==> design.v <==
module aoc_solver_top #(
    parameter WIDTH    = 32,
    parameter HEIGHT   = 32,
    parameter LOG_SIZE = 10
) (
    input         clear,
    input         clock,
    input  [31:0] reg_wdata,
    input         reg_write_strobe,
    input  [3:0]  reg_addr,
    output [31:0] reg_rdata
);
    localparam LATENCY = WIDTH + 5;
    localparam CELLS   = WIDTH * HEIGHT;
    localparam [2:0] S_START    = 3'd0;
    localparam [2:0] S_LOAD     = 3'd1;
    localparam [2:0] S_PROCESS  = 3'd2;
    localparam [2:0] S_CHECK    = 3'd3;
    localparam [2:0] S_FINISHED = 3'd4;
    reg  [LOG_SIZE-1:0] ram_write_addr;
    wire ram_write_en = reg_write_strobe & (reg_addr == 4'd3);
    wire start        = reg_write_strobe & (reg_addr == 4'd0) & reg_wdata[0];
    always @(posedge clock)
        if (clear)
            ram_write_addr <= {LOG_SIZE{1'b0}};
        else if (reg_write_strobe & (reg_addr == 4'd2))
            ram_write_addr <= reg_wdata[LOG_SIZE-1:0];
    reg [2:0]          state;
    reg [LOG_SIZE-1:0] x_count, y_count, read_addr;
    reg [15:0]         total_removed;
    reg                has_changed;
    wire in_load      = (state == S_LOAD);
    wire in_process   = (state == S_PROCESS);
    wire enable_shift = in_load | in_process;
    reg mem [0:(1<<LOG_SIZE)-1];
    reg rd_q0, rd_q1, rd_q2;
    always @(posedge clock)
        if (clear) begin
            rd_q0 <= 1'b0;
            rd_q1 <= 1'b0;
            rd_q2 <= 1'b0;
        end else begin
            rd_q0 <= mem[read_addr];
            rd_q1 <= rd_q0;
            rd_q2 <= rd_q1;
        end
    wire row0 = rd_q2;
    reg [WIDTH-1:0] line1, line2;
    wire row1 = line1[WIDTH-1];
    wire row2 = line2[WIDTH-1];
    reg r0c1, r0c2, r1c1, r1c2, r2c1, r2c2;
    always @(posedge clock)
        if (clear) begin
            line1 <= {WIDTH{1'b0}};
            line2 <= {WIDTH{1'b0}};
            {r0c1, r0c2, r1c1, r1c2, r2c1, r2c2} <= 6'd0;
        end else if (enable_shift) begin
            line1 <= {line1[WIDTH-2:0], row0};
            line2 <= {line2[WIDTH-2:0], row1};
            r0c1 <= row0; r0c2 <= r0c1;
            r1c1 <= row1; r1c2 <= r1c1;
            r2c1 <= row2; r2c2 <= r2c1;
        end
    reg [LOG_SIZE-1:0] cur_x_pipe [0:LATENCY-2];
    reg [LOG_SIZE-1:0] cur_y_pipe [0:LATENCY-2];
    reg [LOG_SIZE-1:0] waddr_pipe [0:LATENCY-1];
    integer i;
    always @(posedge clock)
        if (clear) begin
            for (i = 0; i < LATENCY - 1; i = i + 1) begin
                cur_x_pipe[i] <= {LOG_SIZE{1'b0}};
                cur_y_pipe[i] <= {LOG_SIZE{1'b0}};
            end
            for (i = 0; i < LATENCY; i = i + 1)
                waddr_pipe[i] <= {LOG_SIZE{1'b0}};
        end else begin
            cur_x_pipe[0] <= x_count;
            cur_y_pipe[0] <= y_count;
            for (i = 1; i < LATENCY - 1; i = i + 1) begin
                cur_x_pipe[i] <= cur_x_pipe[i-1];
                cur_y_pipe[i] <= cur_y_pipe[i-1];
            end
            waddr_pipe[0] <= read_addr;
            for (i = 1; i < LATENCY; i = i + 1)
                waddr_pipe[i] <= waddr_pipe[i-1];
        end
    wire [LOG_SIZE-1:0] cur_x      = cur_x_pipe[LATENCY-2];
    wire [LOG_SIZE-1:0] cur_y      = cur_y_pipe[LATENCY-2];
    wire [LOG_SIZE-1:0] write_addr = waddr_pipe[LATENCY-1];
    wire is_left   = (cur_x == 0);
    wire is_right  = (cur_x == WIDTH - 1);
    wire is_top    = (cur_y == 0);
    wire is_bottom = (cur_y == HEIGHT - 1);
    wire n_ul = r2c2 & ~(is_top | is_left);
    wire n_u  = r2c1 & ~is_top;
    wire n_ur = row2 & ~(is_top | is_right);
    wire n_l  = r1c2 & ~is_left;
    wire n_r  = row1 & ~is_right;
    wire n_dl = r0c2 & ~(is_bottom | is_left);
    wire n_d  = r0c1 & ~is_bottom;
    wire n_dr = row0 & ~(is_bottom | is_right);
    wire [3:0] count_now = n_ul + n_u + n_ur + n_l + n_r + n_dl + n_d + n_dr;
    reg [3:0] neighbours_count;
    reg       center_delayed;
    always @(posedge clock)
        if (clear) begin
            neighbours_count <= 4'd0;
            center_delayed   <= 1'b0;
        end else if (enable_shift) begin
            neighbours_count <= count_now;
            center_delayed   <= r1c1;
        end
    wire remove    = in_process & center_delayed & (neighbours_count < 4'd4);
    wire advancing = in_load | (in_process & (read_addr < CELLS));
    wire                mem_we    = ram_write_en | remove;
    wire [LOG_SIZE-1:0] mem_waddr = remove ? write_addr : ram_write_addr;
    wire                mem_wdata = remove ? 1'b0 : reg_wdata[0];
    always @(posedge clock)
        if (mem_we)
            mem[mem_waddr] <= mem_wdata;
    always @(posedge clock)
        if (clear) begin
            state         <= S_START;
            x_count       <= {LOG_SIZE{1'b0}};
            y_count       <= {LOG_SIZE{1'b0}};
            read_addr     <= {LOG_SIZE{1'b0}};
            total_removed <= 16'd0;
            has_changed   <= 1'b0;
        end else begin
            if (advancing) begin
                read_addr <= read_addr + 1'b1;
                if (x_count == WIDTH - 1) begin
                    x_count <= {LOG_SIZE{1'b0}};
                    y_count <= y_count + 1'b1;
                end else
                    x_count <= x_count + 1'b1;
            end
            case (state)
                S_START:
                    if (start) begin
                        total_removed <= 16'd0;
                        read_addr     <= {LOG_SIZE{1'b0}};
                        x_count       <= {LOG_SIZE{1'b0}};
                        y_count       <= {LOG_SIZE{1'b0}};
                        has_changed   <= 1'b0;
                        state         <= S_LOAD;
                    end
                S_LOAD:
                    if (read_addr == LATENCY - 1)
                        state <= S_PROCESS;
                S_PROCESS: begin
                    if (remove) begin
                        has_changed   <= 1'b1;
                        total_removed <= total_removed + 16'd1;
                    end
                    if (write_addr == CELLS - 1)
                        state <= S_CHECK;
                end
                S_CHECK:
                    if (has_changed) begin
                        has_changed <= 1'b0;
                        read_addr   <= {LOG_SIZE{1'b0}};
                        x_count     <= {LOG_SIZE{1'b0}};
                        y_count     <= {LOG_SIZE{1'b0}};
                        state       <= S_LOAD;
                    end else
                        state <= S_FINISHED;
                default: ;
            endcase
        end
    wire done = (state == S_FINISHED);
    assign reg_rdata = (reg_addr == 4'd1) ? {total_removed, 15'd0, done} : 32'd0;
endmodule
==> run.sh <==
#!/bin/bash
# the make line also repeats each setting of config.mk as NAME=value (left out here)
make -C /OpenROAD-flow-scripts/flow DESIGN_CONFIG=/design/flow/config.mk WORK_HOME=/design/flow/orfs CLKGATE_MAP_FILE= finish
==> config.mk <==
export PLATFORM = sky130hd
export DESIGN_NAME = aoc_solver_top
export DESIGN_NICKNAME = aoc_solver_top
export VERILOG_FILES = /design/flow/design.v
export SDC_FILE = /design/flow/constraint.sdc
export NUM_CORES = 4
export LEC_CHECK = 0
export CAP_MARGIN = 20
export CORE_MARGIN = 2
export CORE_UTILIZATION = 70
export CTS_CLUSTER_DIAMETER = 210
export SLEW_MARGIN = 20
==> constraint.sdc <==
create_clock -name core_clock -period 3.36 [get_ports {clock}]
set_input_delay 0.6720 -clock core_clock [delete_from_list [all_inputs] [get_ports {clock}]]
set_output_delay 0.6720 -clock core_clock [all_outputs]
set_load 0.01 [all_outputs]
==> out/results.ini, run 1 <==
[run_status]
outcome = failed layout checks
failed_checks = negative setup slack

[critical_path]
critPathLaunchType = flop
criticalPathCategory = reg -> reg
cp_cell_sequence = or4_4 -> nor2_4 -> nand3_4 -> and3_4 -> fa_1 -> inv_1 -> fa_1 -> fa_2 -> inv_2 -> ha_4 -> nand2_4 -> nor2_4 -> a31oi_4 -> xnor2_2 -> nand2_1 -> a21oi_1
cp.arrival_ns = 4.45
crit_path_end_kind = flop
kind_of_cell_adding_the_most_delay_to_the_critical_path = adder cells
r2r-start = cur_x_pipe[35][7]$_SDFF_PP0_
ff_to_ff_end = neighbours_count[2]$_SDFFE_PP0N_
timing.critical_path.required_ns = 4.10
crit_path_max_fanout = 3
critPathCapture = neighbours_count[2]$_SDFFE_PP0N_
timing.critical_path.depth = 16
slowest_stage = sky130_fd_sc_hd__or4_4
r2r.worst_path.cells = 16
timing.reg2reg.setup_slack_ns = -0.35
critical_path.startpoint = cur_x_pipe[35][7]$_SDFF_PP0_
worst_path_largest_cell_delay_ns = 0.55
crit_buf_inv = 2

[synthesis]
synthDominantCellAreaShare = 0.388
syn_inst = 6130
top_logic_kind = simple AND/OR/NAND/NOR gates
post_synth_instance_area_sq_um = 79300
simple_gate_share = 0.166
synth.top_cells.by_area = sky130_fd_sc_hd__edfxtp_1 (39%), sky130_fd_sc_hd__dfxtp_1 (31%), sky130_fd_sc_hd__nor2b_1 (8.6%)
synth-adder-area-share = 0.00186
synth.avg_cell_area_sq_um = 12.9
synth_async_sr_flop_share = 0
yosys_cells = 6130
synthMuxAreaShare = 0.0771
seq_total_area_yosys = 0.697
dominantRegCellSynth = sky130_fd_sc_hd__dfxtp_1
yosysWarnings = 4
post_synth_ao_oa_area_fraction = 0.0272
flip_flop_and_latch_count_after_synthesis = 2247
xor_area_frac = 0.00365
synth_dominant_cell_count = sky130_fd_sc_hd__dfxtp_1
yosys-top-cells-count = sky130_fd_sc_hd__dfxtp_1 (1,223), sky130_fd_sc_hd__nor2_1 (1,127), sky130_fd_sc_hd__nor2b_1 (1,089)
yosys.cell_types.count = 77
enable_flop_cells = 1024
largest_area_cell = sky130_fd_sc_hd__edfxtp_1
ys_chip_area_sq_um = 79300

[cells_and_area]
final-comb-area_sq_um = 22100
regArea_sq_um = 55200
final_design_area_no_fill_sq_um = 89400
layout-area-overhead-vs-synth_pct = 12.8
num-nets-final = 6251
fillerInstances = 6616

[clock_network]
clock_pin_transition_on_the_worst_setup_and_hold_timing_paths_ns = 0.06
tritoncts_num_sinks = 2247
worst_skew_pair.late_latency_ns = 0.82
total_clock_buffers_created_by_cts = 205
ctsHtreeMaxLevel = 4
clock_tree_from_tritoncts = built
clock_tree_root_driver_cell = sky130_fd_sc_hd__clkbuf_16
cts-root-to-sink-buffers = 3

[floorplan]
initial_core_util = 0.706
chipArea_sq_um = 116000
core_region_area_sq_um = 112000
count_of_boundary_i_o_pins = 71
dieWidth_um = 341
fp-row-count = 123
die_height_um = 341

[min_path]
min_from = clear
worst_case_hold_path_end_point = cur_x_pipe[19][2]$_SDFF_PP0_
worst_hold_path.num_cells = 2
hold_path.class = in -> reg

[global_route]
global_route_wire_length_before_repair_mm = 267
grt_antenna_before_repair = 5
grt_use_total = 0.305
grt_pass1_vias = 45261
grt_remaining_overflow = 0
pin_count_of_the_biggest_net_entering_global_routing = 219

[place]
port-buffer-count = 33
dp_worst_setup_slack_ns = -0.531
gpl.final_weighted_congestion = 0.859
hpwlAfterDp_mm = 101
dpl_cell_area_sq_um = 82700

[timing]
fin_tns_setup_ns = -0.616
final.min_clock_period_ns = 3.71
slew_viol_final = 0
slew_at_the_pin_with_the_worst_max_slew_slack_ns = 1.08
fin_worst_skew_ns = 0.0319
post-route-worst-setup-slack_ns = -0.351
rsz0062_at_grt = true
finalClockPeriodUsage = 1.10
worst_slew_margin_rel = 0.279
hold_viol_final = 0
max_freq_ghz = 0.269
setup_violations = 2

[route]
drt-total-wl_mm = 176
wire_per_inst_um = 22.3
first_iter_violations = 5269
num_vias = 46108
drt-pass1-iter-count = 6
detail_route.drc_violations = 0
drt_via_density = 5.86
postRouteAntennaNets = 0

[power]
cell_internal_pwr_mw = 41.4
power_per_cell_area_nw_per_um2 = 579
combinationalPowerShare = 0.014
dominant_power_group = registers
power_spent_charging_and_discharging_nets_mw = 10.4
clock_net_power_mw = 22.5
part_of_the_power_in_the_clock_network = 0.434
comb_power_uw = 710
static-leakage-power_nw = 30.0
power.sequential.fraction = 0.552
power.sequential.total_mw = 28.6
worst_ir_drop_vdd_v = 0.000556
sw_frac_of_total = 0.200

[run]
timing.max_cap.violations = 0
tool_warnings = 76

==> layout make-up <==
type                            count  area share
Antenna cell                        1   0.0000280
Clock buffer                      306      0.0661
Clock inverter                     66     0.00757
Inverter                           21    0.000881
Multi-Input combinational cell   3403       0.247
Sequential cell                  2247       0.618
Tap cell                         1500      0.0210
Timing Repair Buffer              324      0.0399
==> layer usage <==
metal	global-route usage	part of all wire	up-vias
met2	0.495	0.48	2275
met5	0	0.000074	-
met1	0.406	0.37	22496
met4	0.137	0.046	2
li1	-	-	20838
met3	0.0583	0.10	497
==> metrics by stage <==
step                      hold slack (ns)  cells  utilization  total power [mW]
after floorplan                     0.414   6144            -              29.7
after global placement              0.416   7493        0.736              29.8
after detailed placement            0.420   7493        0.736              29.9
after CTS                           0.237   7866        0.795              52.0
after global routing                0.271   7867        0.796              53.2
final                               0.290   7868        0.796              51.7
==> repair_timing <==
item                                    in CTS  in global routing
buffers inserted                             1                  1
gates resized                               15                 10
hold endpoints to repair                     0                  0
pin swaps                                   16                 11
endpoints found under the setup margin       2                  3
hold buffers                                 0                  0
==> run 2, diff against run 1 <==
ABC_AREA = 1   (was default)
CORE_UTILIZATION = 72   (was 70)
CTS_CLUSTER_SIZE = 21   (was default)
HOLD_SLACK_MARGIN = 0.24   (was default)
PLACE_DENSITY = 0.35   (was default)
SETUP_SLACK_MARGIN = 0.66   (was default)
clock period = 2.22 ns   (was 3.36 ns; I/O delays follow)
==> out/results.ini, run 2 <==
[run_status]
outcome = failed layout checks  ; unchanged
failed_checks = negative setup slack  ; unchanged

[timing]
slew_viol_final = 0  ; unchanged
max_freq_ghz = 0.300  ; was 0.269 GHz
post-route-worst-setup-slack_ns = -1.12  ; was -0.351 ns
setup_violations = 1104  ; was 2
final.min_clock_period_ns = 3.34  ; was 3.71 ns
slew_at_the_pin_with_the_worst_max_slew_slack_ns = 0.998  ; was 1.08 ns
fin_worst_skew_ns = 0.0453  ; was 0.0319 ns
hold_viol_final = 0  ; unchanged
worst_slew_margin_rel = 0.333  ; was 0.279
hold_ws_ns = 0.276  ; was 0.290 ns
rsz0062_at_grt = true  ; unchanged
finalClockPeriodUsage = 1.50  ; was 1.10

[global_route]
global_route_wire_length_before_repair_mm = 318  ; was 267 mm
grt_remaining_overflow = 0  ; unchanged
grt_use_total = 0.355  ; was 0.305
grt_antenna_before_repair = 3  ; was 5
pin_count_of_the_biggest_net_entering_global_routing = 168  ; was 219
grt_pass1_vias = 57105  ; was 45,261

[cells_and_area]
final_design_area_no_fill_sq_um = 95500  ; was 89,400 sq um
final-comb-area_sq_um = 22100  ; about the same
layout-area-overhead-vs-synth_pct = 15.5  ; was 12.8%
num-nets-final = 9250  ; was 6,251
fillerInstances = 6593  ; was 6,616
regArea_sq_um = 55300  ; was 55,200 sq um

[place]
gpl.final_weighted_congestion = 0.892  ; was 0.859
dp_worst_setup_slack_ns = -1.29  ; was -0.531 ns
dpl_cell_area_sq_um = 87900  ; was 82,700 sq um
hpwlAfterDp_mm = 116  ; was 101 mm
port-buffer-count = 33  ; unchanged

[critical_path]
slowest_stage = sky130_fd_sc_hd__fa_1  ; was sky130_fd_sc_hd__or4_4
critPathCapture = neighbours_count[2]$_SDFFE_PP0N_  ; unchanged
r2r.worst_path.cells = 16  ; unchanged
crit_path_max_fanout = 2  ; was 3
timing.reg2reg.setup_slack_ns = -1.12  ; was -0.35 ns
critPathLaunchType = flop  ; unchanged
cp.arrival_ns = 4.00  ; was 4.45 ns
ff_to_ff_end = neighbours_count[2]$_SDFFE_PP0N_  ; unchanged
critical_path.startpoint = cur_x_pipe[35][2]$_SDFF_PP0_  ; was cur_x_pipe[35][7]$_SDFF_PP0_
criticalPathCategory = reg -> reg  ; unchanged
crit_path_end_kind = flop  ; unchanged
timing.critical_path.depth = 16  ; unchanged
r2r-start = cur_x_pipe[35][2]$_SDFF_PP0_  ; was cur_x_pipe[35][7]$_SDFF_PP0_
crit_buf_inv = 4  ; was 2
timing.critical_path.required_ns = 2.88  ; was 4.10 ns
cp_cell_sequence = nor4_2 -> nand4_1 -> inv_2 -> nor2_2 -> fa_1 -> inv_1 -> fa_1 -> fa_2 -> inv_2 -> ha_4 -> nand2_2 -> nor2_2 -> a31o_2 -> xor2_1 -> o21ai_1 -> inv_1  ; was or4_4 -> nor2_4 -> nand3_4 -> and3_4 -> fa_1 -> inv_1 -> fa_1 -> fa_2 -> inv_2 -> ha_4 -> nand2_4 -> nor2_4 -> a31oi_4 -> xnor2_2 -> nand2_1 -> a21oi_1
kind_of_cell_adding_the_most_delay_to_the_critical_path = adder cells  ; unchanged
worst_path_largest_cell_delay_ns = 0.53  ; was 0.55 ns

[synthesis]
yosys.cell_types.count = 45  ; was 77
post_synth_instance_area_sq_um = 82700  ; was 79,300 sq um
synthMuxAreaShare = 0  ; was 0.0771
yosys_cells = 9032  ; was 6,130
dominantRegCellSynth = sky130_fd_sc_hd__dfxtp_1  ; unchanged
enable_flop_cells = 1024  ; unchanged
seq_total_area_yosys = 0.668  ; was 0.697
yosysWarnings = 4  ; unchanged
syn_inst = 9032  ; was 6,130
post_synth_ao_oa_area_fraction = 0.0324  ; was 0.0272
synth.avg_cell_area_sq_um = 9.16  ; was 12.9 sq um
synth.top_cells.by_area = sky130_fd_sc_hd__edfxtp_1 (37%), sky130_fd_sc_hd__dfxtp_1 (30%), sky130_fd_sc_hd__nor2_1 (13%)  ; was sky130_fd_sc_hd__edfxtp_1 (39%), sky130_fd_sc_hd__dfxtp_1 (31%), sky130_fd_sc_hd__nor2b_1 (8.6%)
flip_flop_and_latch_count_after_synthesis = 2247  ; unchanged
yosys-top-cells-count = sky130_fd_sc_hd__nor2_1 (2,877), sky130_fd_sc_hd__inv_1 (1,251), sky130_fd_sc_hd__dfxtp_1 (1,223)  ; was sky130_fd_sc_hd__dfxtp_1 (1,223), sky130_fd_sc_hd__nor2_1 (1,127), sky130_fd_sc_hd__nor2b_1 (1,089)
synth_dominant_cell_count = sky130_fd_sc_hd__nor2_1  ; was sky130_fd_sc_hd__dfxtp_1
xor_area_frac = 0.000741  ; was 0.00365
ys_chip_area_sq_um = 82700  ; was 79,300 sq um
largest_area_cell = sky130_fd_sc_hd__edfxtp_1  ; unchanged
synthDominantCellAreaShare = 0.372  ; was 0.388
synth_async_sr_flop_share = 0  ; unchanged
simple_gate_share = 0.210  ; was 0.166
synth-adder-area-share = 0.00179  ; was 0.00186
top_logic_kind = simple AND/OR/NAND/NOR gates  ; unchanged

[run]
tool_warnings = 83  ; was 76
timing.max_cap.violations = 0  ; unchanged

[floorplan]
chipArea_sq_um = 118000  ; was 116,000 sq um
die_height_um = 343  ; was 341 um
initial_core_util = 0.724  ; was 0.706
fp-row-count = 124  ; was 123
dieWidth_um = 343  ; was 341 um
core_region_area_sq_um = 114000  ; was 112,000 sq um
count_of_boundary_i_o_pins = 71  ; unchanged

[power]
sw_frac_of_total = 0.209  ; was 0.200
static-leakage-power_nw = 34.4  ; was 30.0 nW
dominant_power_group = registers  ; unchanged
power.sequential.total_mw = 43.2  ; was 28.6 mW
cell_internal_pwr_mw = 53.5  ; was 41.4 mW
power_per_cell_area_nw_per_um2 = 707  ; was 579 nW/um^2
part_of_the_power_in_the_clock_network = 0.336  ; was 0.434
comb_power_mw = 1.73  ; was 710 uW
power_spent_charging_and_discharging_nets_mw = 14.1  ; was 10.4 mW
power.sequential.fraction = 0.639  ; was 0.552
combinationalPowerShare = 0.026  ; was 0.014
clock_net_power_mw = 22.7  ; was 22.5 mW
worst_ir_drop_vdd_v = 0.000783  ; was 0.000556 V

[route]
drt-pass1-iter-count = 7  ; was 6
wire_per_inst_um = 20.8  ; was 22.3 um
postRouteAntennaNets = 0  ; unchanged
first_iter_violations = 8760  ; was 5,269
detail_route.drc_violations = 0  ; unchanged
drt_via_density = 5.68  ; was 5.86
num_vias = 61275  ; was 46,108
drt-total-wl_mm = 224  ; was 176 mm

[min_path]
hold_path.class = in -> reg  ; unchanged
worst_hold_path.num_cells = 3  ; was 2
min_from = clear  ; unchanged
worst_case_hold_path_end_point = cur_y_pipe[33][7]$_SDFF_PP0_  ; was cur_x_pipe[19][2]$_SDFF_PP0_

[clock_network]
clock_tree_root_driver_cell = sky130_fd_sc_hd__clkbuf_16  ; unchanged
cts-root-to-sink-buffers = 3  ; unchanged
clock_pin_transition_on_the_worst_setup_and_hold_timing_paths_ns = 0.08  ; was 0.06 ns
clock_tree_from_tritoncts = built  ; unchanged
worst_skew_pair.late_latency_ns = 0.78  ; was 0.82 ns
tritoncts_num_sinks = 2247  ; unchanged
total_clock_buffers_created_by_cts = 116  ; was 205
ctsHtreeMaxLevel = 3  ; was 4

## run 2: repair_timing
action,in CTS,in global routing
setup buffers,18,47
hold endpoints to repair,58,0
endpoints found under the setup margin,2183,2834
gates cloned,20,37
gates resized,210,463
pin swaps,23,66
hold buffers,3,0
## run 2: layer usage
metal / routed length (um) / part of all wire / track usage
met5: 84 / 0.00038 / 0
met3: 27900 / 0.12 / 0.0740
met1: 76500 / 0.34 / 0.441
met2: 102000 / 0.46 / 0.582
met4: 17300 / 0.077 / 0.199
## run 2: stage by stage
step | setup TNS (ns) | util | total power, mW | instances
CTS | -345.13 | 0.810 | 67.5 | 10693
global placement | -365.25 | 0.770 | 45.6 | 10470
global route | -542.17 | 0.837 | 69.3 | 10777
finish | -466.58 | 0.837 | 67.6 | 10785
detailed placement | -399.34 | 0.770 | 45.6 | 10470
floorplan | -8543.44 | - | 45.1 | 9046
## run 2: cell type report
type,instances,share of cell area
antenna,8,0.000210
clock buffer,175,0.0327
clock inverter,7,0.00198
inverter,1264,0.0501
multi-input combinational,4953,0.231
sequential,2247,0.578
tap,1512,0.0198
timing repair buffer,617,0.0852
timing repair inverter,2,0.000327
==> run 3, diff against run 2 <==
CORE_UTILIZATION = 55   (was 72)
CTS_CLUSTER_DIAMETER = default   (was 210)
CTS_CLUSTER_SIZE = 97   (was 21)
HOLD_SLACK_MARGIN = default   (was 0.24)
PLACE_DENSITY = default   (was 0.35)
SETUP_SLACK_MARGIN = 0.76   (was 0.66)
clock period = 3.25 ns   (was 2.22 ns; I/O delays follow)
==> out/results.ini, run 3 <==
[run_status]
outcome = failed layout checks  ; unchanged
failed_checks = negative setup slack  ; unchanged

[clock_network]
clock_tree_from_tritoncts = built  ; unchanged
cts-root-to-sink-buffers = 3  ; unchanged
clock_pin_transition_on_the_worst_setup_and_hold_timing_paths_ns = 0.06  ; was 0.08 ns
total_clock_buffers_created_by_cts = 219  ; was 116
clock_tree_root_driver_cell = sky130_fd_sc_hd__clkbuf_16  ; unchanged
tritoncts_num_sinks = 2247  ; unchanged
worst_skew_pair.late_latency_ns = 0.86  ; was 0.78 ns
ctsHtreeMaxLevel = 4  ; was 3

[synthesis]
flip_flop_and_latch_count_after_synthesis = 2247  ; unchanged
yosys-top-cells-count = sky130_fd_sc_hd__nor2_1 (2,877), sky130_fd_sc_hd__inv_1 (1,251), sky130_fd_sc_hd__dfxtp_1 (1,223)  ; unchanged
post_synth_instance_area_sq_um = 82700  ; unchanged
largest_area_cell = sky130_fd_sc_hd__edfxtp_1  ; unchanged
ys_chip_area_sq_um = 82700  ; unchanged
xor_area_frac = 0.000741  ; unchanged
yosysWarnings = 4  ; unchanged
seq_total_area_yosys = 0.668  ; unchanged
synthMuxAreaShare = 0  ; unchanged
syn_inst = 9032  ; unchanged
enable_flop_cells = 1024  ; unchanged
dominantRegCellSynth = sky130_fd_sc_hd__dfxtp_1  ; unchanged
yosys_cells = 9032  ; unchanged
yosys.cell_types.count = 45  ; unchanged
synth.avg_cell_area_sq_um = 9.16  ; unchanged
top_logic_kind = simple AND/OR/NAND/NOR gates  ; unchanged
post_synth_ao_oa_area_fraction = 0.0324  ; unchanged
synth-adder-area-share = 0.00179  ; unchanged
synth_async_sr_flop_share = 0  ; unchanged
synth_dominant_cell_count = sky130_fd_sc_hd__nor2_1  ; unchanged
synth.top_cells.by_area = sky130_fd_sc_hd__edfxtp_1 (37%), sky130_fd_sc_hd__dfxtp_1 (30%), sky130_fd_sc_hd__nor2_1 (13%)  ; unchanged
simple_gate_share = 0.210  ; unchanged
synthDominantCellAreaShare = 0.372  ; unchanged

[timing]
max_freq_ghz = 0.292  ; was 0.300 GHz
fin_worst_skew_ns = 0.0493  ; was 0.0453 ns
slew_at_the_pin_with_the_worst_max_slew_slack_ns = 1.04  ; was 0.998 ns
finalClockPeriodUsage = 1.05  ; was 1.50
hold_ws_ns = 0.135  ; was 0.276 ns
rsz0062_at_grt = true  ; unchanged
post-route-worst-setup-slack_ns = -0.173  ; was -1.12 ns
final.min_clock_period_ns = 3.42  ; was 3.34 ns
setup_violations = 2  ; was 1,104
slew_viol_final = 0  ; unchanged
fin_tns_setup_ns = -0.301  ; was -466.58 ns
hold_viol_final = 0  ; unchanged
worst_slew_margin_rel = 0.307  ; was 0.333

[global_route]
grt_remaining_overflow = 0  ; unchanged
grt_pass1_vias = 55294  ; was 57,105
pin_count_of_the_biggest_net_entering_global_routing = 223  ; was 168
grt_use_total = 0.277  ; was 0.355
grt_antenna_before_repair = 2  ; was 3
global_route_wire_length_before_repair_mm = 322  ; was 318 mm

[route]
num_vias = 58566  ; was 61,275
drt-total-wl_mm = 215  ; was 224 mm
detail_route.drc_violations = 0  ; unchanged
wire_per_inst_um = 19.0  ; was 20.8 um
postRouteAntennaNets = 0  ; unchanged
first_iter_violations = 5231  ; was 8,760
drt-pass1-iter-count = 5  ; was 7
drt_via_density = 5.17  ; was 5.68

[power]
power_mw = 56.0  ; was 67.6 mW
power.sequential.total_mw = 29.5  ; was 43.2 mW
combinationalPowerShare = 0.020  ; was 0.026
dominant_power_group = registers  ; unchanged
cell_internal_pwr_mw = 44.4  ; was 53.5 mW
power_spent_charging_and_discharging_nets_mw = 11.6  ; was 14.1 mW
part_of_the_power_in_the_clock_network = 0.453  ; was 0.336
sw_frac_of_total = 0.208  ; was 0.209
power_per_cell_area_nw_per_um2 = 568  ; was 707 nW/um^2
clock_net_power_mw = 25.4  ; was 22.7 mW
worst_ir_drop_vdd_v = 0.000552  ; was 0.000783 V
static-leakage-power_nw = 35.3  ; was 34.4 nW
power.sequential.fraction = 0.527  ; was 0.639
comb_power_mw = 1.11  ; was 1.73 mW

[critical_path]
slowest_stage = sky130_fd_sc_hd__fa_1  ; unchanged
critPathCapture = neighbours_count[2]$_SDFFE_PP0N_  ; unchanged
timing.reg2reg.setup_slack_ns = -0.17  ; was -1.12 ns
timing.critical_path.required_ns = 4.00  ; was 2.88 ns
timing.critical_path.depth = 16  ; unchanged
ff_to_ff_end = neighbours_count[2]$_SDFFE_PP0N_  ; unchanged
crit_buf_inv = 4  ; unchanged
crit_path_max_fanout = 2  ; unchanged
crit_path_end_kind = flop  ; unchanged
cp.arrival_ns = 4.17  ; was 4.00 ns
critical_path.startpoint = cur_x_pipe[35][5]$_SDFF_PP0_  ; was cur_x_pipe[35][2]$_SDFF_PP0_
criticalPathCategory = reg -> reg  ; unchanged
cp_cell_sequence = nor4_4 -> nand4_1 -> inv_2 -> nor2_4 -> fa_1 -> inv_1 -> fa_1 -> fa_2 -> inv_2 -> ha_4 -> nand2_1 -> nor2_1 -> a31o_2 -> xor2_1 -> o21ai_1 -> inv_1  ; was nor4_2 -> nand4_1 -> inv_2 -> nor2_2 -> fa_1 -> inv_1 -> fa_1 -> fa_2 -> inv_2 -> ha_4 -> nand2_2 -> nor2_2 -> a31o_2 -> xor2_1 -> o21ai_1 -> inv_1
r2r-start = cur_x_pipe[35][5]$_SDFF_PP0_  ; was cur_x_pipe[35][2]$_SDFF_PP0_
r2r.worst_path.cells = 16  ; unchanged
critPathLaunchType = flop  ; unchanged
worst_path_largest_cell_delay_ns = 0.53  ; about the same
kind_of_cell_adding_the_most_delay_to_the_critical_path = adder cells  ; unchanged

[place]
port-buffer-count = 33  ; unchanged
gpl.final_weighted_congestion = 0.855  ; was 0.892
hpwlAfterDp_mm = 107  ; was 116 mm
dpl_cell_area_sq_um = 85900  ; was 87,900 sq um
post-place-cells = 10756  ; was 10,470
dp_worst_setup_slack_ns = -0.350  ; was -1.29 ns

[min_path]
worst_hold_path.num_cells = 2  ; was 3
min_from = clear  ; unchanged
worst_case_hold_path_end_point = waddr_pipe[35][9]$_SDFF_PP0_  ; was cur_y_pipe[33][7]$_SDFF_PP0_
hold_path.class = in -> reg  ; unchanged

[cells_and_area]
fin_util = 0.660  ; was 0.837
fillerInstances = 12199  ; was 6,593
num-nets-final = 9164  ; was 9,250
final_design_area_no_fill_sq_um = 98700  ; was 95,500 sq um
finish.cell_count_without_fillers = 11320  ; was 10,785
layout-area-overhead-vs-synth_pct = 19.4  ; was 15.5%

[floorplan]
die_height_um = 392  ; was 343 um
count_of_boundary_i_o_pins = 71  ; unchanged
core_region_area_sq_um = 150000  ; was 114,000 sq um
chipArea_sq_um = 153000  ; was 118,000 sq um
fp-row-count = 142  ; was 124
dieWidth_um = 392  ; was 343 um
initial_core_util = 0.553  ; was 0.724

[run]
tool_warnings = 71  ; was 83
timing.max_cap.violations = 0  ; unchanged

## run 3: repair_timing
action,4_1_cts,5_1_grt
gates resized,444,385
endpoints found under the hold margin,0,0
cloned,49,16
setup buffers,52,37
pin swaps,43,91
endpoints found under the setup margin,1044,1046
hold buffers,0,0
## run 3: per-layer routing
layer	routed length [um]	track usage	vias up
met5	0	0	-
met4	11700	0.139	0
met3	17000	0.0488	522
met2	101000	0.461	2061
met1	84600	0.347	28033
li1	-	-	27950
## run 3: cell type report
cell class              instances  area [sq um]  share of cell area
flip-flops and latches       2247         55200               0.560
diodes                          1          2.50           0.0000254
repair inverters                3          45.0            0.000456
well taps                    2016          2520              0.0256
multi-input cells            4953         22500               0.228
inverters                    1264          4810              0.0487
clock inverters                66           772             0.00782
clock buffers                 343          6590              0.0668
repair buffers                427          6260              0.0634
==> run 4, diff against run 3 <==
ABC_AREA = default   (was 1)
CORE_UTILIZATION = 72   (was 55)
CTS_CLUSTER_DIAMETER = 147   (was default)
CTS_CLUSTER_SIZE = default   (was 97)
SETUP_SLACK_MARGIN = -0.3   (was 0.76)
clock period = 3.93 ns   (was 3.25 ns; I/O delays follow)
==> out/results.ini, run 4 <==
[critical_path]
r2r-start = cur_y_pipe[35][7]$_SDFF_PP0_  ; was cur_x_pipe[35][5]$_SDFF_PP0_
ff_to_ff_end = neighbours_count[2]$_SDFFE_PP0N_  ; unchanged
kind_of_cell_adding_the_most_delay_to_the_critical_path = adder cells  ; unchanged
critical_path.startpoint = cur_y_pipe[35][7]$_SDFF_PP0_  ; was cur_x_pipe[35][5]$_SDFF_PP0_
slowest_stage = sky130_fd_sc_hd__or4_1  ; was sky130_fd_sc_hd__fa_1
cp_common_cell = sky130_fd_sc_hd__fa_1
crit_path_max_fanout = 3  ; was 2
worst_path_largest_cell_delay_ns = 0.52  ; was 0.53 ns
crit_path_end_kind = flop  ; unchanged
timing.reg2reg.setup_slack_ns = 0.08  ; was -0.17 ns
critPathCapture = neighbours_count[2]$_SDFFE_PP0N_  ; unchanged
critPathLaunchType = flop  ; unchanged
cp_cell_sequence = or4_1 -> nor2_1 -> nand3_1 -> and2_1 -> fa_1 -> inv_1 -> fa_1 -> fa_1 -> inv_1 -> ha_1 -> nand2_1 -> nor2_1 -> a31oi_1 -> xnor2_1 -> nand2_1 -> a21oi_1  ; was nor4_4 -> nand4_1 -> inv_2 -> nor2_4 -> fa_1 -> inv_1 -> fa_1 -> fa_2 -> inv_2 -> ha_4 -> nand2_1 -> nor2_1 -> a31o_2 -> xor2_1 -> o21ai_1 -> inv_1
crit_buf_inv = 2  ; was 4
timing.critical_path.depth = 16  ; unchanged
r2r.worst_path.cells = 16  ; unchanged
criticalPathCategory = reg -> reg  ; unchanged
cp.arrival_ns = 4.57  ; was 4.17 ns
timing.critical_path.required_ns = 4.65  ; was 4.00 ns

[min_path]
worst_case_hold_path_end_point = waddr_pipe[28][1]$_SDFF_PP0_  ; was waddr_pipe[35][9]$_SDFF_PP0_
hold_path.class = in -> reg  ; unchanged
worst_hold_path.num_cells = 2  ; unchanged
min_from = clear  ; unchanged

[synthesis]
synthDominantCellAreaShare = 0.388  ; was 0.372
synth-adder-area-share = 0.00186  ; was 0.00179
synth.avg_cell_area_sq_um = 12.9  ; was 9.16 sq um
yosys.cell_types.count = 77  ; was 45
xor_area_frac = 0.00365  ; was 0.000741
post_synth_instance_area_sq_um = 79300  ; was 82,700 sq um
seq_total_area_yosys = 0.697  ; was 0.668
top_logic_kind = simple AND/OR/NAND/NOR gates  ; unchanged
simple_gate_share = 0.166  ; was 0.210
syn_inst = 6130  ; was 9,032
dominantRegCellSynth = sky130_fd_sc_hd__dfxtp_1  ; unchanged
yosys-top-cells-count = sky130_fd_sc_hd__dfxtp_1 (1,223), sky130_fd_sc_hd__nor2_1 (1,127), sky130_fd_sc_hd__nor2b_1 (1,089)  ; was sky130_fd_sc_hd__nor2_1 (2,877), sky130_fd_sc_hd__inv_1 (1,251), sky130_fd_sc_hd__dfxtp_1 (1,223)
post_synth_ao_oa_area_fraction = 0.0272  ; was 0.0324
yosysWarnings = 4  ; unchanged
flip_flop_and_latch_count_after_synthesis = 2247  ; unchanged
synth.top_cells.by_area = sky130_fd_sc_hd__edfxtp_1 (39%), sky130_fd_sc_hd__dfxtp_1 (31%), sky130_fd_sc_hd__nor2b_1 (8.6%)  ; was sky130_fd_sc_hd__edfxtp_1 (37%), sky130_fd_sc_hd__dfxtp_1 (30%), sky130_fd_sc_hd__nor2_1 (13%)
enable_flop_cells = 1024  ; unchanged
largest_area_cell = sky130_fd_sc_hd__edfxtp_1  ; unchanged
yosys_cells = 6130  ; was 9,032
ys_chip_area_sq_um = 79300  ; was 82,700 sq um
synthMuxAreaShare = 0.0771  ; was 0
synth_dominant_cell_count = sky130_fd_sc_hd__dfxtp_1  ; was sky130_fd_sc_hd__nor2_1
synth_async_sr_flop_share = 0  ; unchanged

[route]
num_vias = 45720  ; was 58,566
drt-pass1-iter-count = 8  ; was 5
drt_via_density = 5.94  ; was 5.17
wire_per_inst_um = 22.2  ; was 19.0 um
first_iter_violations = 5701  ; was 5,231
drt-total-wl_mm = 171  ; was 215 mm
postRouteAntennaNets = 0  ; unchanged
detail_route.drc_violations = 0  ; unchanged

[place]
hpwlAfterDp_mm = 96.3  ; was 107 mm
post-place-cells = 7318  ; was 10,756
gpl.final_weighted_congestion = 0.872  ; was 0.855
port-buffer-count = 33  ; unchanged

[power]
dominant_power_group = registers  ; unchanged
static-leakage-power_nw = 29.3  ; was 35.3 nW
power_per_cell_area_nw_per_um2 = 505  ; was 568 nW/um^2
part_of_the_power_in_the_clock_network = 0.439  ; was 0.453
combinationalPowerShare = 0.013  ; was 0.020
power.sequential.fraction = 0.549  ; was 0.527
comb_power_uw = 559
worst_ir_drop_vdd_v = 0.000489  ; was 0.000552 V
sw_frac_of_total = 0.199  ; was 0.208
power_spent_charging_and_discharging_nets_mw = 8.84  ; was 11.6 mW
clock_net_power_mw = 19.5  ; was 25.4 mW
cell_internal_pwr_mw = 35.6  ; was 44.4 mW
power.sequential.total_mw = 24.4  ; was 29.5 mW
power_mw = 44.5  ; was 56.0 mW

[floorplan]
fp-row-count = 121  ; was 142
count_of_boundary_i_o_pins = 71  ; unchanged
dieWidth_um = 336  ; was 392 um
initial_core_util = 0.727  ; was 0.553
core_region_area_sq_um = 109000  ; was 150,000 sq um
chipArea_sq_um = 113000  ; was 153,000 sq um
die_height_um = 336  ; was 392 um

[global_route]
grt_remaining_overflow = 0  ; unchanged
pin_count_of_the_biggest_net_entering_global_routing = 197  ; was 223
grt_use_total = 0.307  ; was 0.277
global_route_wire_length_before_repair_mm = 258  ; was 322 mm
grt_antenna_before_repair = 9  ; was 2
grt_pass1_vias = 43946  ; was 55,294

[clock_network]
tritoncts_num_sinks = 2247  ; unchanged
clock_tree_root_driver_cell = sky130_fd_sc_hd__clkbuf_16  ; unchanged
clock_tree_from_tritoncts = built  ; unchanged
ctsHtreeMaxLevel = 4  ; unchanged
clock_pin_transition_on_the_worst_setup_and_hold_timing_paths_ns = 0.06  ; about the same
post_cts_hold_buffer_count = 0  ; unchanged
total_clock_buffers_created_by_cts = 204  ; was 219
post_cts_buffers = 0  ; was 52
cts-root-to-sink-buffers = 3  ; unchanged
worst_skew_pair.late_latency_ns = 0.82  ; was 0.86 ns
ctsResizeCount = 0  ; was 444

[timing]
max_freq_ghz = 0.260  ; was 0.292 GHz
hold_viol_final = 0  ; unchanged
finalClockPeriodUsage = 0.980  ; was 1.05
slew_at_the_pin_with_the_worst_max_slew_slack_ns = 1.19  ; was 1.04 ns
slew_viol_final = 0  ; unchanged
final.min_clock_period_ns = 3.85  ; was 3.42 ns
setup_violations = 0  ; was 2
worst_slew_margin_rel = 0.208  ; was 0.307
fin_worst_skew_ns = 0.0291  ; was 0.0493 ns

[run]
tool_warnings = 77  ; was 71
timing.max_cap.violations = 0  ; unchanged

[run_status]
outcome = timing/DRC/antenna clean  ; was failed layout checks

[cells_and_area]
num-nets-final = 6159  ; was 9,164
finish.cell_count_without_fillers = 7699  ; was 11,320
layout-area-overhead-vs-synth_pct = 11.1  ; was 19.4%

run 4: through the flow:
step	setup slack, ns	hold slack, ns	area [sq um]	TNS [ns]	utilization
floorplan	-6.86	0.414	79300	-7024.17	-
global route	-0.241	0.434	88100	-0.280	0.808
detailed placement	0.114	0.420	81300	0	0.746
global placement	0.0981	0.415	81300	0	0.746
finish	0.0786	0.404	88100	0	0.808
CTS	0.0810	0.417	88100	0	0.808
run 4: layout make-up:
type | instances | area (sq um)
clock inverter | 71 | 694
antenna | 3 | 7.51
sequential | 2247 | 55200
inverter | 21 | 78.8
clock buffer | 307 | 6070
multi-input combinational | 3403 | 22000
timing repair buffer | 233 | 2260
tap | 1414 | 1770
fill | 6112 | 20900
run 4: routing by layer:
layer,part of all wire,track usage
met5,0.00037,0
met2,0.46,0.477
met1,0.38,0.416
met3,0.12,0.0753
met4,0.047,0.140
==> run 5, diff against run 4 <==
CELL_PAD_IN_SITES_GLOBAL_PLACEMENT = 2   (was default)
CORE_ASPECT_RATIO = 1.53   (was default)
CORE_MARGIN = 8   (was 2)
CORE_UTILIZATION = 22   (was 72)
CTS_CLUSTER_DIAMETER = default   (was 147)
CTS_CLUSTER_SIZE = 31   (was default)
HOLD_SLACK_MARGIN = 0.16   (was default)
MAX_ROUTING_LAYER = met4   (was default)
SETUP_SLACK_MARGIN = default   (was -0.3)
SLEW_MARGIN = 30   (was 20)
TNS_END_PERCENT = 65   (was default)
clock period = 5.0 ns   (was 3.93 ns; I/O delays follow)
==> out/results.ini, run 5 <==
[run_status]
outcome = timing/DRC/antenna clean  ; unchanged

[critical_path]
r2r.worst_path.cells = 16  ; unchanged
timing.reg2reg.setup_slack_ns = 1.05  ; was 0.08 ns
criticalPathCategory = reg -> reg  ; unchanged
cp.arrival_ns = 4.74  ; was 4.57 ns
critPathLaunchType = flop  ; unchanged
timing.critical_path.depth = 16  ; unchanged
cp_cell_sequence = or4_1 -> nor2_1 -> nand3_1 -> and2_1 -> fa_1 -> inv_1 -> fa_1 -> fa_1 -> inv_1 -> ha_1 -> nand2_1 -> nor2_1 -> a31oi_1 -> xnor2_1 -> nand2_1 -> a21oi_1  ; unchanged
crit_buf_inv = 2  ; unchanged
ff_to_ff_end = neighbours_count[2]$_SDFFE_PP0N_  ; unchanged
kind_of_cell_adding_the_most_delay_to_the_critical_path = adder cells  ; unchanged
crit_path_max_fanout = 3  ; unchanged
critical_path.startpoint = cur_y_pipe[35][7]$_SDFF_PP0_  ; unchanged
slowest_stage = sky130_fd_sc_hd__or4_1  ; unchanged
critPathCapture = neighbours_count[2]$_SDFFE_PP0N_  ; unchanged
cp_common_cell = sky130_fd_sc_hd__fa_1  ; unchanged
crit_path_end_kind = flop  ; unchanged
r2r-start = cur_y_pipe[35][7]$_SDFF_PP0_  ; unchanged
timing.critical_path.required_ns = 5.79  ; was 4.65 ns
worst_path_largest_cell_delay_ns = 0.54  ; was 0.52 ns

[timing]
worst_slew_margin_rel = 0.381  ; was 0.208
final.min_clock_period_ns = 3.95  ; was 3.85 ns
slew_viol_final = 0  ; unchanged
slew_at_the_pin_with_the_worst_max_slew_slack_ns = 0.921  ; was 1.19 ns
post-route-worst-setup-slack_ns = 1.05  ; was 0.0786 ns
setup_violations = 0  ; unchanged
hold_viol_final = 0  ; unchanged
max_freq_ghz = 0.253  ; was 0.260 GHz
rsz0062_at_grt = false
finalClockPeriodUsage = 0.790  ; was 0.980
fin_worst_skew_ns = 0.0768  ; was 0.0291 ns

[cells_and_area]
final_design_area_no_fill_sq_um = 92500  ; was 88,100 sq um
layout-area-overhead-vs-synth_pct = 16.7  ; was 11.1%
regArea_sq_um = 55200  ; about the same
fin_util = 0.258  ; was 0.808
finish.cell_count_without_fillers = 11093  ; was 7,699
fillerInstances = 37424  ; was 6,112
num-nets-final = 6177  ; was 6,159
final-comb-area_sq_um = 22000  ; about the same

[synthesis]
dominantRegCellSynth = sky130_fd_sc_hd__dfxtp_1  ; unchanged
enable_flop_cells = 1024  ; unchanged
yosys.cell_types.count = 77  ; unchanged
synthDominantCellAreaShare = 0.388  ; unchanged
yosysWarnings = 4  ; unchanged
flip_flop_and_latch_count_after_synthesis = 2247  ; unchanged
seq_total_area_yosys = 0.697  ; unchanged
synth.top_cells.by_area = sky130_fd_sc_hd__edfxtp_1 (39%), sky130_fd_sc_hd__dfxtp_1 (31%), sky130_fd_sc_hd__nor2b_1 (8.6%)  ; unchanged
synthMuxAreaShare = 0.0771  ; unchanged
post_synth_ao_oa_area_fraction = 0.0272  ; unchanged
yosys_cells = 6130  ; unchanged
post_synth_instance_area_sq_um = 79300  ; unchanged
largest_area_cell = sky130_fd_sc_hd__edfxtp_1  ; unchanged
yosys-top-cells-count = sky130_fd_sc_hd__dfxtp_1 (1,223), sky130_fd_sc_hd__nor2_1 (1,127), sky130_fd_sc_hd__nor2b_1 (1,089)  ; unchanged
synth.avg_cell_area_sq_um = 12.9  ; unchanged
simple_gate_share = 0.166  ; unchanged
top_logic_kind = simple AND/OR/NAND/NOR gates  ; unchanged
xor_area_frac = 0.00365  ; unchanged
synth_async_sr_flop_share = 0  ; unchanged
ys_chip_area_sq_um = 79300  ; unchanged
syn_inst = 6130  ; unchanged
synth-adder-area-share = 0.00186  ; unchanged
synth_dominant_cell_count = sky130_fd_sc_hd__dfxtp_1  ; unchanged

[floorplan]
dieWidth_um = 501  ; was 336 um
chipArea_sq_um = 380000  ; was 113,000 sq um
fp-row-count = 272  ; was 121
count_of_boundary_i_o_pins = 71  ; unchanged
initial_core_util = 0.221  ; was 0.727
core_region_area_sq_um = 359000  ; was 109,000 sq um
die_height_um = 758  ; was 336 um

[global_route]
grt_remaining_overflow = 0  ; unchanged
grt_pass1_vias = 44237  ; was 43,946
grt_use_total = 0.106  ; was 0.307
global_route_wire_length_before_repair_mm = 296  ; was 258 mm
pin_count_of_the_biggest_net_entering_global_routing = 251  ; was 197
grt_antenna_before_repair = 5  ; was 9

[clock_network]
tritoncts_num_sinks = 2247  ; unchanged
ctsHtreeMaxLevel = 4  ; unchanged
total_clock_buffers_created_by_cts = 211  ; was 204
clock_tree_root_driver_cell = sky130_fd_sc_hd__clkbuf_16  ; unchanged
worst_skew_pair.late_latency_ns = 0.86  ; was 0.82 ns
post_cts_hold_buffer_count = 0  ; unchanged
clock_pin_transition_on_the_worst_setup_and_hold_timing_paths_ns = 0.07  ; was 0.06 ns
ctsResizeCount = 0  ; unchanged
post_cts_buffers = 0  ; unchanged
clock_tree_from_tritoncts = built  ; unchanged
cts-root-to-sink-buffers = 4  ; was 3

[power]
worst_ir_drop_vdd_v = 0.000261  ; was 0.000489 V
power_per_cell_area_nw_per_um2 = 385  ; was 505 nW/um^2
combinationalPowerShare = 0.013  ; about the same
power.sequential.fraction = 0.539  ; was 0.549
dominant_power_group = registers  ; unchanged
cell_internal_pwr_mw = 28.3  ; was 35.6 mW
power.sequential.total_mw = 19.2  ; was 24.4 mW
power_spent_charging_and_discharging_nets_mw = 7.33  ; was 8.84 mW
comb_power_uw = 456  ; was 559 uW
part_of_the_power_in_the_clock_network = 0.448  ; was 0.439
sw_frac_of_total = 0.206  ; was 0.199
static-leakage-power_nw = 29.4  ; was 29.3 nW
clock_net_power_mw = 15.9  ; was 19.5 mW

[place]
post-place-cells = 10709  ; was 7,318
port-buffer-count = 33  ; unchanged
dp_worst_setup_slack_ns = 0.838  ; was 0.114 ns
gpl.final_weighted_congestion = 0.770  ; was 0.872
hpwlAfterDp_mm = 117  ; was 96.3 mm
dpl_cell_area_sq_um = 85700  ; was 81,300 sq um

[route]
drt-pass1-iter-count = 5  ; was 8
drt-total-wl_mm = 202  ; was 171 mm
postRouteAntennaNets = 0  ; unchanged
num_vias = 44578  ; was 45,720
detail_route.drc_violations = 0  ; unchanged
wire_per_inst_um = 18.2  ; was 22.2 um
drt_via_density = 4.02  ; was 5.94
first_iter_violations = 3221  ; was 5,701

[run]
timing.max_cap.violations = 0  ; unchanged
tool_warnings = 80  ; was 77

[min_path]
hold_path.class = reg -> reg  ; was in -> reg
worst_hold_path.num_cells = 1  ; was 2
min_from = cur_x_pipe[20][6]$_SDFF_PP0_  ; was clear
worst_case_hold_path_end_point = cur_x_pipe[21][6]$_SDFF_PP0_  ; was waddr_pipe[28][1]$_SDFF_PP0_

[run 5: layout make-up]
cell class                 instances  share of cell area
sequential                      2247               0.597
clock buffer                     294              0.0643
timing repair buffer             244              0.0262
tap                             4795              0.0649
clock inverter                    87             0.00879
antenna                            2           0.0000541
multi-input combinational       3403               0.238
inverter                          21            0.000852
[run 5: per-stage QoR]
stage	hold WS, ns	setup TNS (ns)	power, mW
6_report	0.389	0	35.6
5_1_grt	0.407	0	36.9
4_1_cts	0.386	0	36.2
3_5_place_dp	0.420	0	20.1
3_3_place_gp	0.416	0	20.0
2_1_floorplan	0.414	-6161.44	19.9
[run 5: layer usage]
| metal | global-route usage | wire length, um | part of all wire |
|---|---|---|---|
| met1 | 0.119 | 79700 | 0.39 |
| met2 | 0.191 | 105000 | 0.52 |
| met3 | 0.0135 | 9000 | 0.044 |
| met4 | 0.0401 | 8440 | 0.042 |
| met5 | - | 0 | 0 |
==> run 6, diff against run 5 <==
CELL_PAD_IN_SITES_GLOBAL_PLACEMENT = default   (was 2)
CORE_ASPECT_RATIO = default   (was 1.53)
CORE_MARGIN = 2   (was 8)
CORE_UTILIZATION = 72   (was 22)
CTS_CLUSTER_SIZE = 10   (was 31)
HOLD_SLACK_MARGIN = default   (was 0.16)
MAX_ROUTING_LAYER = default   (was met4)
SLEW_MARGIN = 20   (was 30)
TNS_END_PERCENT = default   (was 65)
clock period = 0.815 ns   (was 5.0 ns; I/O delays follow)
==> out/results.ini, run 6 <==
[run_status]
outcome = failed layout checks  ; was timing/DRC/antenna clean
failed_checks = negative hold slack, negative setup slack

[clock_network]
clock_pin_transition_on_the_worst_setup_and_hold_timing_paths_ns = 0.06  ; was 0.07 ns
total_clock_buffers_created_by_cts = 275  ; was 211
cts-root-to-sink-buffers = 4  ; unchanged
post_cts_hold_buffer_count = 9  ; was 0
clock_tree_root_driver_cell = sky130_fd_sc_hd__clkbuf_16  ; unchanged
ctsHtreeMaxLevel = 5  ; was 4
clock_tree_from_tritoncts = built  ; unchanged
tritoncts_num_sinks = 2247  ; unchanged
worst_skew_pair.late_latency_ns = 0.91  ; was 0.86 ns

[floorplan]
initial_core_util = 0.727  ; was 0.221
fp-row-count = 121  ; was 272
dieWidth_um = 336  ; was 501 um
core_region_area_sq_um = 109000  ; was 359,000 sq um
chipArea_sq_um = 113000  ; was 380,000 sq um
die_height_um = 336  ; was 758 um
count_of_boundary_i_o_pins = 71  ; unchanged

[place]
port-buffer-count = 33  ; unchanged
hpwlAfterDp_mm = 107  ; was 117 mm
post-place-cells = 7701  ; was 10,709
gpl.final_weighted_congestion = 0.911  ; was 0.770
dp_worst_setup_slack_ns = -2.98  ; was 0.838 ns
dpl_cell_area_sq_um = 85500  ; was 85,700 sq um

[synthesis]
synth_async_sr_flop_share = 0  ; unchanged
post_synth_ao_oa_area_fraction = 0.0272  ; unchanged
simple_gate_share = 0.166  ; unchanged
post_synth_instance_area_sq_um = 79300  ; unchanged
xor_area_frac = 0.00365  ; unchanged
synth.avg_cell_area_sq_um = 12.9  ; unchanged
synthMuxAreaShare = 0.0771  ; unchanged
yosys_cells = 6130  ; unchanged
flip_flop_and_latch_count_after_synthesis = 2247  ; unchanged
largest_area_cell = sky130_fd_sc_hd__edfxtp_1  ; unchanged
synthDominantCellAreaShare = 0.388  ; unchanged
yosysWarnings = 4  ; unchanged
yosys-top-cells-count = sky130_fd_sc_hd__dfxtp_1 (1,223), sky130_fd_sc_hd__nor2_1 (1,127), sky130_fd_sc_hd__nor2b_1 (1,089)  ; unchanged
synth.top_cells.by_area = sky130_fd_sc_hd__edfxtp_1 (39%), sky130_fd_sc_hd__dfxtp_1 (31%), sky130_fd_sc_hd__nor2b_1 (8.6%)  ; unchanged
dominantRegCellSynth = sky130_fd_sc_hd__dfxtp_1  ; unchanged
synth-adder-area-share = 0.00186  ; unchanged
ys_chip_area_sq_um = 79300  ; unchanged
synth_dominant_cell_count = sky130_fd_sc_hd__dfxtp_1  ; unchanged
yosys.cell_types.count = 77  ; unchanged
enable_flop_cells = 1024  ; unchanged
seq_total_area_yosys = 0.697  ; unchanged
top_logic_kind = simple AND/OR/NAND/NOR gates  ; unchanged
syn_inst = 6130  ; unchanged

[route]
wire_per_inst_um = 30.9  ; was 18.2 um
detail_route.drc_violations = 0  ; unchanged
drt_via_density = 6.67  ; was 4.02
drt-total-wl_mm = 256  ; was 202 mm
drt-pass1-iter-count = 17  ; was 5
num_vias = 55272  ; was 44,578
postRouteAntennaNets = 0  ; unchanged
first_iter_violations = 9663  ; was 3,221

[timing]
slew_at_the_pin_with_the_worst_max_slew_slack_ns = 0.719  ; was 0.921 ns
worst_slew_margin_rel = 0.509  ; was 0.381
fin_worst_skew_ns = 0.0701  ; was 0.0768 ns
hold_ws_ns = -0.0331  ; was 0.389 ns
max_freq_ghz = 0.273  ; was 0.253 GHz
slew_viol_final = 0  ; unchanged
final.min_clock_period_ns = 3.66  ; was 3.95 ns
setup_violations = 3275  ; was 0
post-route-worst-setup-slack_ns = -2.85  ; was 1.05 ns
finalClockPeriodUsage = 4.49  ; was 0.790
hold_viol_final = 8  ; was 0
rsz0062_at_grt = true  ; was false

[critical_path]
critPathLaunchType = flop  ; unchanged
kind_of_cell_adding_the_most_delay_to_the_critical_path = adder cells  ; unchanged
cp_cell_sequence = or4_4 -> nor2_4 -> nand3_2 -> and2_4 -> fa_1 -> inv_2 -> fa_1 -> fa_2 -> inv_2 -> ha_4 -> nand2_2 -> nor2_2 -> a31oi_2 -> xnor2_1 -> nand2_1 -> a21oi_1  ; was or4_1 -> nor2_1 -> nand3_1 -> and2_1 -> fa_1 -> inv_1 -> fa_1 -> fa_1 -> inv_1 -> ha_1 -> nand2_1 -> nor2_1 -> a31oi_1 -> xnor2_1 -> nand2_1 -> a21oi_1
crit_path_max_fanout = 3  ; unchanged
timing.critical_path.required_ns = 1.60  ; was 5.79 ns
critPathCapture = neighbours_count[2]$_SDFFE_PP0N_  ; unchanged
criticalPathCategory = reg -> reg  ; unchanged
critical_path.startpoint = cur_x_pipe[35][7]$_SDFF_PP0_  ; was cur_y_pipe[35][7]$_SDFF_PP0_
r2r-start = cur_x_pipe[35][7]$_SDFF_PP0_  ; was cur_y_pipe[35][7]$_SDFF_PP0_
r2r.worst_path.cells = 16  ; unchanged
cp.arrival_ns = 4.45  ; was 4.74 ns
timing.reg2reg.setup_slack_ns = -2.85  ; was 1.05 ns
ff_to_ff_end = neighbours_count[2]$_SDFFE_PP0N_  ; unchanged
slowest_stage = sky130_fd_sc_hd__fa_1  ; was sky130_fd_sc_hd__or4_1
crit_path_end_kind = flop  ; unchanged
worst_path_largest_cell_delay_ns = 0.55  ; was 0.54 ns
crit_buf_inv = 2  ; unchanged
timing.critical_path.depth = 16  ; unchanged

[power]
dominant_power_group = registers  ; unchanged
sw_frac_of_total = 0.206  ; about the same
cell_internal_pwr_mw = 182  ; was 28.3 mW
static-leakage-power_nw = 34.3  ; was 29.4 nW
part_of_the_power_in_the_clock_network = 0.467  ; was 0.448
clock_net_power_mw = 107  ; was 15.9 mW
power_per_cell_area_nw_per_um2 = 2300  ; was 385 nW/um^2
worst_ir_drop_vdd_v = 0.00230  ; was 0.000261 V
power_spent_charging_and_discharging_nets_mw = 47.1  ; was 7.33 mW
power.sequential.fraction = 0.515  ; was 0.539
power.sequential.total_mw = 118  ; was 19.2 mW
comb_power_mw = 3.99  ; was 456 uW
combinationalPowerShare = 0.017  ; was 0.013

[global_route]
grt_antenna_before_repair = 21  ; was 5
grt_remaining_overflow = 0  ; unchanged
global_route_wire_length_before_repair_mm = 322  ; was 296 mm
grt_use_total = 0.391  ; was 0.106
grt_pass1_vias = 52457  ; was 44,237
pin_count_of_the_biggest_net_entering_global_routing = 127  ; was 251

[run]
tool_warnings = 60  ; was 80
timing.max_cap.violations = 0  ; unchanged

[cells_and_area]
finish.cell_count_without_fillers = 8287  ; was 11,093
num-nets-final = 6788  ; was 6,177
fin_util = 0.913  ; was 0.258
layout-area-overhead-vs-synth_pct = 25.5  ; was 16.7%
final_design_area_no_fill_sq_um = 99500  ; was 92,500 sq um

[min_path]
min_from = clear  ; was cur_x_pipe[20][6]$_SDFF_PP0_
hold_path.class = in -> reg  ; was reg -> reg
worst_hold_path.num_cells = 5  ; was 1
worst_case_hold_path_end_point = read_addr[4]$_SDFF_PP0_  ; was cur_x_pipe[21][6]$_SDFF_PP0_

[run 6: what timing repair did]
action | 4_1_cts | 5_1_grt
gates cloned | 58 | 22
setup buffers | 55 | 40
pin swaps | 60 | 53
setup endpoints to repair | 2204 | 3275
gates resized | 545 | 363
endpoints found under the hold margin | 120 | 10
[run 6: metal layers]
metal	wire length, um	vias up	part of all wire	track usage
met2	111000	5160	0.43	0.602
met1	75700	26080	0.30	0.462
met5	1340	-	0.0052	0
li1	-	21943	-	-
met3	42500	2040	0.17	0.140
met4	26000	49	0.10	0.268
[run 6: area by class of cell]
| class | instances | area [sq um] |
|---|---|---|
| timing repair buffer | 791 | 10200 |
| clock buffer | 380 | 7390 |
| sequential | 2247 | 55200 |
| fill | 3654 | 9490 |
| tap | 1414 | 1770 |
| multi-input combinational | 3403 | 24700 |
| clock inverter | 11 | 148 |
| inverter | 21 | 83.8 |
| antenna | 20 | 50.0 |
[run 6: metrics by stage]
step	TNS, ns	hold WS, ns	power (mW)
finish	-4411.19	-0.0331	229
global route	-4485.87	-0.0294	233
floorplan	-	0.310	122
detailed placement	-3527.66	0.420	124
global placement	-3454.66	0.415	123
CTS	-4036.14	-0.0691	227
==> run 7, diff against run 6 <==
ABC_AREA = 1   (was default)
CTS_CLUSTER_DIAMETER = 248   (was default)
CTS_CLUSTER_SIZE = 14   (was 10)
HOLD_SLACK_MARGIN = 0.3   (was default)
PLACE_DENSITY_LB_ADDON = 0.03   (was default)
SETUP_SLACK_MARGIN = -0.18   (was default)
clock period = 3.2 ns   (was 0.815 ns; I/O delays follow)
==> out/results.ini, run 7 <==
[critical_path]
timing.critical_path.required_ns = 3.89  ; was 1.60 ns
slowest_stage = sky130_fd_sc_hd__fa_1  ; unchanged
critPathCapture = neighbours_count[2]$_SDFFE_PP0N_  ; unchanged
worst_path_largest_cell_delay_ns = 0.53  ; was 0.55 ns
timing.critical_path.depth = 16  ; unchanged
r2r.worst_path.cells = 16  ; unchanged
ff_to_ff_end = neighbours_count[2]$_SDFFE_PP0N_  ; unchanged
crit_path_max_fanout = 2  ; was 3
crit_path_end_kind = flop  ; unchanged
crit_buf_inv = 4  ; was 2
timing.reg2reg.setup_slack_ns = -0.18  ; was -2.85 ns
kind_of_cell_adding_the_most_delay_to_the_critical_path = adder cells  ; unchanged
cp_cell_sequence = nor4_4 -> nand4_1 -> inv_2 -> nor2_4 -> fa_1 -> inv_1 -> fa_1 -> fa_2 -> inv_2 -> ha_4 -> nand2_2 -> nor2_1 -> a31o_2 -> xor2_1 -> o21ai_1 -> inv_1  ; was or4_4 -> nor2_4 -> nand3_2 -> and2_4 -> fa_1 -> inv_2 -> fa_1 -> fa_2 -> inv_2 -> ha_4 -> nand2_2 -> nor2_2 -> a31oi_2 -> xnor2_1 -> nand2_1 -> a21oi_1
r2r-start = cur_x_pipe[35][2]$_SDFF_PP0_  ; was cur_x_pipe[35][7]$_SDFF_PP0_
critical_path.startpoint = cur_x_pipe[35][2]$_SDFF_PP0_  ; was cur_x_pipe[35][7]$_SDFF_PP0_
cp.arrival_ns = 4.08  ; was 4.45 ns
critPathLaunchType = flop  ; unchanged

[place]
port-buffer-count = 33  ; unchanged
dpl_cell_area_sq_um = 85100  ; was 85,500 sq um
dp_worst_setup_slack_ns = -0.330  ; was -2.98 ns
post-place-cells = 10207  ; was 7,701
gpl.final_weighted_congestion = 0.894  ; was 0.911
hpwlAfterDp_mm = 103  ; was 107 mm

[route]
postRouteAntennaNets = 0  ; unchanged
drt-pass1-iter-count = 9  ; was 17
num_vias = 57507  ; was 55,272
wire_per_inst_um = 18.7  ; was 30.9 um
first_iter_violations = 6481  ; was 9,663
drt_via_density = 5.50  ; was 6.67
drt-total-wl_mm = 195  ; was 256 mm

[run]
timing.max_cap.violations = 0  ; unchanged
tool_warnings = 77  ; was 60

[synthesis]
ys_chip_area_sq_um = 82700  ; was 79,300 sq um
synth.avg_cell_area_sq_um = 9.16  ; was 12.9 sq um
yosysWarnings = 4  ; unchanged
enable_flop_cells = 1024  ; unchanged
synth_async_sr_flop_share = 0  ; unchanged
post_synth_instance_area_sq_um = 82700  ; was 79,300 sq um
simple_gate_share = 0.210  ; was 0.166
post_synth_ao_oa_area_fraction = 0.0324  ; was 0.0272
synth-adder-area-share = 0.00179  ; was 0.00186
synthMuxAreaShare = 0  ; was 0.0771
synth.top_cells.by_area = sky130_fd_sc_hd__edfxtp_1 (37%), sky130_fd_sc_hd__dfxtp_1 (30%), sky130_fd_sc_hd__nor2_1 (13%)  ; was sky130_fd_sc_hd__edfxtp_1 (39%), sky130_fd_sc_hd__dfxtp_1 (31%), sky130_fd_sc_hd__nor2b_1 (8.6%)
syn_inst = 9032  ; was 6,130
largest_area_cell = sky130_fd_sc_hd__edfxtp_1  ; unchanged
synthDominantCellAreaShare = 0.372  ; was 0.388
synth_dominant_cell_count = sky130_fd_sc_hd__nor2_1  ; was sky130_fd_sc_hd__dfxtp_1
top_logic_kind = simple AND/OR/NAND/NOR gates  ; unchanged
yosys_cells = 9032  ; was 6,130
seq_total_area_yosys = 0.668  ; was 0.697

[global_route]
pin_count_of_the_biggest_net_entering_global_routing = 188  ; was 127
grt_antenna_before_repair = 1  ; was 21
global_route_wire_length_before_repair_mm = 300  ; was 322 mm
grt_use_total = 0.332  ; was 0.391
grt_remaining_overflow = 0  ; unchanged
grt_pass1_vias = 55170  ; was 52,457

[power]
worst_ir_drop_vdd_v = 0.000565  ; was 0.00230 V
dominant_power_group = registers  ; unchanged
power_spent_charging_and_discharging_nets_mw = 10.5  ; was 47.1 mW
power.sequential.total_mw = 30.0  ; was 118 mW
part_of_the_power_in_the_clock_network = 0.393  ; was 0.467
power_per_cell_area_nw_per_um2 = 565  ; was 2300 nW/um^2
clock_net_power_mw = 20.0  ; was 107 mW
combinationalPowerShare = 0.018  ; was 0.017
power.sequential.fraction = 0.589  ; was 0.515
cell_internal_pwr_mw = 40.4  ; was 182 mW
sw_frac_of_total = 0.206  ; about the same

[clock_network]
clock_pin_transition_on_the_worst_setup_and_hold_timing_paths_ns = 0.06  ; about the same
cts-root-to-sink-buffers = 3  ; was 4
total_clock_buffers_created_by_cts = 178  ; was 275
tritoncts_num_sinks = 2247  ; unchanged
clock_tree_root_driver_cell = sky130_fd_sc_hd__clkbuf_16  ; unchanged
ctsHtreeMaxLevel = 4  ; was 5
clock_tree_from_tritoncts = built  ; unchanged

[min_path]
worst_case_hold_path_end_point = waddr_pipe[7][3]$_SDFF_PP0_  ; was read_addr[4]$_SDFF_PP0_
hold_path.class = reg -> reg  ; was in -> reg
worst_hold_path.num_cells = 2  ; was 5
min_from = waddr_pipe[6][3]$_SDFF_PP0_  ; was clear

[run_status]
outcome = failed layout checks  ; unchanged
failed_checks = negative setup slack  ; was negative hold slack, negative setup slack

[timing]
rsz0062_at_grt = true  ; unchanged
hold_viol_final = 0  ; was 8
max_freq_ghz = 0.296  ; was 0.273 GHz
hold_ws_ns = 0.389  ; was -0.0331 ns
worst_slew_margin_rel = 0.475  ; was 0.509
post-route-worst-setup-slack_ns = -0.183  ; was -2.85 ns
slew_at_the_pin_with_the_worst_max_slew_slack_ns = 0.787  ; was 0.719 ns
setup_violations = 2  ; was 3,275
fin_worst_skew_ns = 0.0403  ; was 0.0701 ns
final.min_clock_period_ns = 3.38  ; was 3.66 ns

[cells_and_area]
final_design_area_no_fill_sq_um = 90200  ; was 99,500 sq um
layout-area-overhead-vs-synth_pct = 9.04  ; was 25.5%
fillerInstances = 7435  ; was 3,654
num-nets-final = 8926  ; was 6,788

[floorplan]
count_of_boundary_i_o_pins = 71  ; unchanged
fp-row-count = 124  ; was 121
die_height_um = 343  ; was 336 um
core_region_area_sq_um = 114000  ; was 109,000 sq um
initial_core_util = 0.724  ; was 0.727
chipArea_sq_um = 118000  ; was 113,000 sq um
dieWidth_um = 343  ; was 336 um

-- run 7: through the flow --
stage	TNS (ns)	utilization	total power [mW]
floorplan	-7538.19	-	31.3
finish	-0.253	0.790	50.9
global route	-1.03	0.790	52.2
detailed placement	-0.520	0.745	31.5
CTS	-0.392	0.789	51.1
global placement	-0.564	0.745	31.5
-- run 7: per-layer routing --
| metal | vias up | GRT usage | part of all wire |
|---|---|---|---|
| li1 | 27243 | - | - |
| met4 | 0 | 0.178 | 0.058 |
| met1 | 26964 | 0.416 | 0.37 |
| met3 | 689 | 0.0634 | 0.096 |
| met2 | 2611 | 0.552 | 0.48 |
| met5 | - | 0 | 0 |
-- run 7: final cells by class --
| cell class | count | area, sq um | area share |
|---|---|---|---|
| sequential | 2247 | 55200 | 0.613 |
| multi-input combinational | 4952 | 20500 | 0.227 |
| clock buffer | 225 | 4670 | 0.0518 |
| clock inverter | 14 | 322 | 0.00357 |
| antenna | 3 | 7.51 | 0.0000833 |
| inverter | 1264 | 4760 | 0.0528 |
| tap | 1512 | 1890 | 0.0210 |
| timing repair buffer | 234 | 2810 | 0.0312 |
-- run 7: timing repair --
| action | 4_1_cts | 5_1_grt |
|---|---|---|
| setup endpoints to repair | 2 | 2 |
| resized | 11 | 3 |
| pin swaps | 9 | 5 |
| buffers inserted | 1 | 0 |
| endpoints found under the hold margin | 41 | 0 |
| hold buffers | 1 | 0 |
| gates cloned | 0 | 0 |
Power and IR drop assume default switching activity.
